## the baseline
## JAM
module JAM (
input CLK,
input RST,
output reg [2:0] W,
output reg [2:0] J,
input [6:0] Cost,
output reg [3:0] MatchCount,
output reg [9:0] MinCost,
output reg Valid );
Size in the first run: roughly 78 flip-flops.
make LEC_CHECK=0 ABC_AREA=1 CAP_MARGIN=20 CELL_PAD_IN_SITES_GLOBAL_PLACEMENT=2 CORE_ASPECT_RATIO=0.5 CORE_MARGIN=2 CORE_UTILIZATION=40 CTS_CLUSTER_DIAMETER=258 CTS_CLUSTER_SIZE=98 PLACE_DENSITY=0.85 SLEW_MARGIN=20 finish   # period 16.0 ns
run.sh (not shown) runs the stock make flow with config.mk's settings and CLKGATE_MAP_FILE=.
Per the final summary, the baseline finished and its layout is clean on timing, DRC and antenna.
For the candidate, these inputs were changed with respect to the baseline:
- PLACE_DENSITY: 0.85 -> 0.41
- ABC_AREA: 1 -> 0
- TNS_END_PERCENT: unset -> 5
- The baseline → the candidate: count of cell instances traversed by the critical path +10, setup slack after layout -1.88 ns.
- In the final design statistics, the candidate uses fewer standard cells in total than the baseline.
- Looking only at register-to-register slack, and setting everything else aside, the lower value of the baseline and the candidate goes to the candidate.
- Critical path arrival (higher): the candidate
- When the final numbers for the baseline and the candidate were put side by side, the area fraction in compound gates after synthesis turned out to be greater in the candidate.

========
Setup of job 2133:
The RTL this note starts from:
==> flow/design.v <==
module JAM (
input CLK,
input RST,
output reg [2:0] W,
output reg [2:0] J,
input [6:0] Cost,
output reg [3:0] MatchCount,
output reg [9:0] MinCost,
output reg Valid );
reg [2:0] n_state;
reg [2:0] c_state;
reg [2:0] max_index;
reg [2:0] max;
reg [2:0] sortlist [0:7];
reg directions [0:7];
reg sortable;
reg [2:0] list_index;
reg [9:0] cost_sum;
reg [9:0] cost_min;
parameter IDLE          = 3'd0,
          CAL_COST      = 3'd1,
          MIN_CONFIRM   = 3'd2,
          MOVE          = 3'd3,
          FIN           = 3'd4
;
always@(posedge CLK or posedge RST) begin
    if (RST) c_state <= IDLE;
    else c_state <= n_state;
end
always@(*) begin
    case(c_state)
        IDLE : n_state = CAL_COST;
        CAL_COST : n_state = (W == 3'd7) ? MIN_CONFIRM : c_state;
        MIN_CONFIRM : n_state = MOVE;
        MOVE : n_state = (sortable == 1'b0) ? FIN : CAL_COST;
        default : n_state = c_state;
    endcase
end
always @(posedge CLK or posedge RST) begin
    if(RST) list_index <= 3'd0;
    else if(n_state == CAL_COST) list_index <= list_index + 3'd1;
    else list_index <= 3'd0;
end
always @(posedge CLK or posedge RST) begin
    if(RST)begin
        sortlist[0] <= 3'd0;
        sortlist[1] <= 3'd1;
        sortlist[2] <= 3'd2;
        sortlist[3] <= 3'd3;
        sortlist[4] <= 3'd4;
        sortlist[5] <= 3'd5;
        sortlist[6] <= 3'd6;
        sortlist[7] <= 3'd7;
    end
    else if(c_state == MOVE && sortable == 1'b1)begin
        if(directions[sortlist[max_index]] == 1'b0)begin
            sortlist[max_index] <= sortlist[max_index-1];
            sortlist[max_index-1] <= sortlist[max_index];
        end
        else if(directions[sortlist[max_index]] == 1'b1)begin
            sortlist[max_index] <= sortlist[max_index+1];
            sortlist[max_index+1] <= sortlist[max_index];
        end
    end
end
always @(posedge CLK or posedge RST) begin
    if(RST)begin
        directions[0] <= 1'b0;
        directions[1] <= 1'b0;
        directions[2] <= 1'b0;
        directions[3] <= 1'b0;
        directions[4] <= 1'b0;
        directions[5] <= 1'b0;
        directions[6] <= 1'b0;
        directions[7] <= 1'b0;
    end
    else if(c_state == MOVE && sortable == 1'b1)begin
        directions[sortlist[0]] <= (sortlist[max_index] < sortlist[0]) ? ~directions[sortlist[0]] : directions[sortlist[0]];
        directions[sortlist[1]] <= (sortlist[max_index] < sortlist[1]) ? ~directions[sortlist[1]] : directions[sortlist[1]];
        directions[sortlist[2]] <= (sortlist[max_index] < sortlist[2]) ? ~directions[sortlist[2]] : directions[sortlist[2]];
        directions[sortlist[3]] <= (sortlist[max_index] < sortlist[3]) ? ~directions[sortlist[3]] : directions[sortlist[3]];
        directions[sortlist[4]] <= (sortlist[max_index] < sortlist[4]) ? ~directions[sortlist[4]] : directions[sortlist[4]];
        directions[sortlist[5]] <= (sortlist[max_index] < sortlist[5]) ? ~directions[sortlist[5]] : directions[sortlist[5]];
        directions[sortlist[6]] <= (sortlist[max_index] < sortlist[6]) ? ~directions[sortlist[6]] : directions[sortlist[6]];
        directions[sortlist[7]] <= (sortlist[max_index] < sortlist[7]) ? ~directions[sortlist[7]] : directions[sortlist[7]];
    end
end
always @(*) begin
    begin
        max_index = 3'd0;
        max = 3'd0;
        if(max < sortlist[0] && (directions[sortlist[0]] == 1'b1 && sortlist[0] > sortlist[1]))begin
            max = sortlist[0];
            max_index = 3'd0;
        end
        if(max < sortlist[1] &&((directions[sortlist[1]] == 1'b0 && sortlist[1] > sortlist[0])||(directions[sortlist[1]] == 1'b1 && sortlist[1] > sortlist[2])))begin
            max = sortlist[1];
            max_index = 3'd1;
        end
        if(max < sortlist[2] &&((directions[sortlist[2]] == 1'b0 && sortlist[2] > sortlist[1])||(directions[sortlist[2]] == 1'b1 && sortlist[2] > sortlist[3])))begin
            max = sortlist[2];
            max_index = 3'd2;
        end
        if(max < sortlist[3] &&((directions[sortlist[3]] == 1'b0 && sortlist[3] > sortlist[2])||(directions[sortlist[3]] == 1'b1 && sortlist[3] > sortlist[4])))begin
            max = sortlist[3];
            max_index = 3'd3;
        end
        if(max < sortlist[4] &&((directions[sortlist[4]] == 1'b0 && sortlist[4] > sortlist[3])||(directions[sortlist[4]] == 1'b1 && sortlist[4] > sortlist[5])))begin
            max = sortlist[4];
            max_index = 3'd4;
        end
        if(max < sortlist[5] &&((directions[sortlist[5]] == 1'b0 && sortlist[5] > sortlist[4])||(directions[sortlist[5]] == 1'b1 && sortlist[5] > sortlist[6])))begin
            max = sortlist[5];
            max_index = 3'd5;
        end
        if(max < sortlist[6] &&((directions[sortlist[6]] == 1'b0 && sortlist[6] > sortlist[5])||(directions[sortlist[6]] == 1'b1 && sortlist[6] > sortlist[7])))begin
            max = sortlist[6];
            max_index = 3'd6;
        end
        if(max < sortlist[7] &&((directions[sortlist[7]] == 1'b0 && sortlist[7] > sortlist[6])))begin
            max = sortlist[7];
            max_index = 3'd7;
        end
    end
end
always @(*) begin
    sortable = 1'b0;
    sortable = ( directions[sortlist[0]] == 1'b1 && sortlist[0] > sortlist[1]) ? 1'b1 : sortable;
    sortable = ((directions[sortlist[1]] == 1'b0 && sortlist[1] > sortlist[0])||(directions[sortlist[1]] == 1'b1 && sortlist[1] > sortlist[2])) ? 1'b1 : sortable;
    sortable = ((directions[sortlist[2]] == 1'b0 && sortlist[2] > sortlist[1])||(directions[sortlist[2]] == 1'b1 && sortlist[2] > sortlist[3])) ? 1'b1 : sortable;
    sortable = ((directions[sortlist[3]] == 1'b0 && sortlist[3] > sortlist[2])||(directions[sortlist[3]] == 1'b1 && sortlist[3] > sortlist[4])) ? 1'b1 : sortable;
    sortable = ((directions[sortlist[4]] == 1'b0 && sortlist[4] > sortlist[3])||(directions[sortlist[4]] == 1'b1 && sortlist[4] > sortlist[5])) ? 1'b1 : sortable;
    sortable = ((directions[sortlist[5]] == 1'b0 && sortlist[5] > sortlist[4])||(directions[sortlist[5]] == 1'b1 && sortlist[5] > sortlist[6])) ? 1'b1 : sortable;
    sortable = ((directions[sortlist[6]] == 1'b0 && sortlist[6] > sortlist[5])||(directions[sortlist[6]] == 1'b1 && sortlist[6] > sortlist[7])) ? 1'b1 : sortable;
    sortable = ( directions[sortlist[7]] == 1'b0 && sortlist[7] > sortlist[6]) ? 1'b1 : sortable;
end
always @(posedge CLK or posedge RST) begin
    if(RST) W <= 3'd0;
    else if(c_state == CAL_COST) W <= list_index;
end
always @(*) begin
    J = sortlist[W];
end
always @(posedge CLK or posedge RST) begin
    if(RST) cost_sum <= 10'd0;
    else if(c_state == CAL_COST) cost_sum <= cost_sum + Cost;
    else cost_sum <= 10'd0;
end
always @(posedge CLK or posedge RST) begin
    if(RST) cost_min <= 10'd1023;
    else if(c_state == MIN_CONFIRM) cost_min <= (cost_min > cost_sum) ? cost_sum : cost_min;
end
always @(posedge CLK or posedge RST) begin
    if(RST) MinCost <= 10'd0;
    else if(c_state == FIN) MinCost <= cost_min;
end
always @(posedge CLK or posedge RST) begin
    if(RST) MatchCount <= 4'd0;
    else if(c_state == MIN_CONFIRM)begin
        if(cost_min > cost_sum) MatchCount <= 4'd1;
        else if(cost_min == cost_sum) MatchCount <= MatchCount + 4'd1;
    end
end
always @(posedge CLK or posedge RST) begin
    if(RST) Valid <= 1'b0;
    else if(c_state == FIN) Valid <= 1'b1;
end
endmodule
==> flow/config.mk <==
export PLATFORM = sky130hd
export DESIGN_NAME = JAM
export DESIGN_NICKNAME = JAM
export VERILOG_FILES = /design/flow/design.v
export SDC_FILE = /design/flow/constraint.sdc
export NUM_CORES = 4
export LEC_CHECK = 0
export CAP_MARGIN = 40
export CORE_MARGIN = 2
export CORE_UTILIZATION = 68
export HOLD_SLACK_MARGIN = 0.29
export SETUP_SLACK_MARGIN = -0.82
export SLEW_MARGIN = 20
==> flow/constraint.sdc <==
create_clock -name core_clock -period 11.7 [get_ports {CLK}]
set_input_delay 2.3400 -clock core_clock [delete_from_list [all_inputs] [get_ports {CLK}]]
set_output_delay 2.3400 -clock core_clock [all_outputs]
set_load 0.01 [all_outputs]
Job 2133 | ERROR | 5_1_grt
The inputs of job 5765 differ from those of job 2133 as listed below.
- CORE_UTILIZATION now 40, was 68
- CAP_MARGIN now 20, was 40
- HOLD_SLACK_MARGIN no longer set, was 0.29
- SETUP_SLACK_MARGIN no longer set, was -0.82
- the clock period (ns, I/O delays scaled along) now 16.0, was 11.7
==> comparison <==
- Job 5765 reached the final stage; the timing, design-rule and antenna checks on its layout passed.
- Comparing job 5765 and job 2133, number of setup buffers added after CTS is lower on job 5765.
- For number of flops mapped to enable cells by yosys, job 5765 and job 2133 come out practically identical.
- Comparing job 5765 and job 2133, cell area reported after detailed placement is higher on job 2133.
- For the routability congestion estimate, job 5765 came in 0.11 lower than job 2133 did.
- Job 5765 vs. job 2133: die outline width up about 30%; die area up about 70%; distinct cell type count of the synthesized netlist flat; H-tree level count flat; worst slack at placement up 1500 ps.
- In the metrics for job 5765 and job 2133, the one carrying the lower initial core utilization is job 5765.
Modified inputs, job 6437 compared to job 5765
- CELL_PAD_IN_SITES_GLOBAL_PLACEMENT newly set to 2
- CTS_CLUSTER_DIAMETER newly set to 248
- CORE_UTILIZATION changed from 40 to 46
- PLACE_DENSITY newly set to 0.85
- CTS_CLUSTER_SIZE newly set to 98
- CORE_ASPECT_RATIO newly set to 0.5
- ABC_AREA newly set to 0
## What came out
- Comparing part of the power in the clock network for job 6437 and job 5765, the smaller number came from job 6437.
- [compare] base=job 5765 new=job 6437: worst hold slack has increased; clock-cell share of area shrank by 0.16 points; post-cts repair resize count went up 1.
- Total placed cells including tap cells, job 6437 and job 5765: smaller value in job 6437
Power and IR drop assume default switching activity.
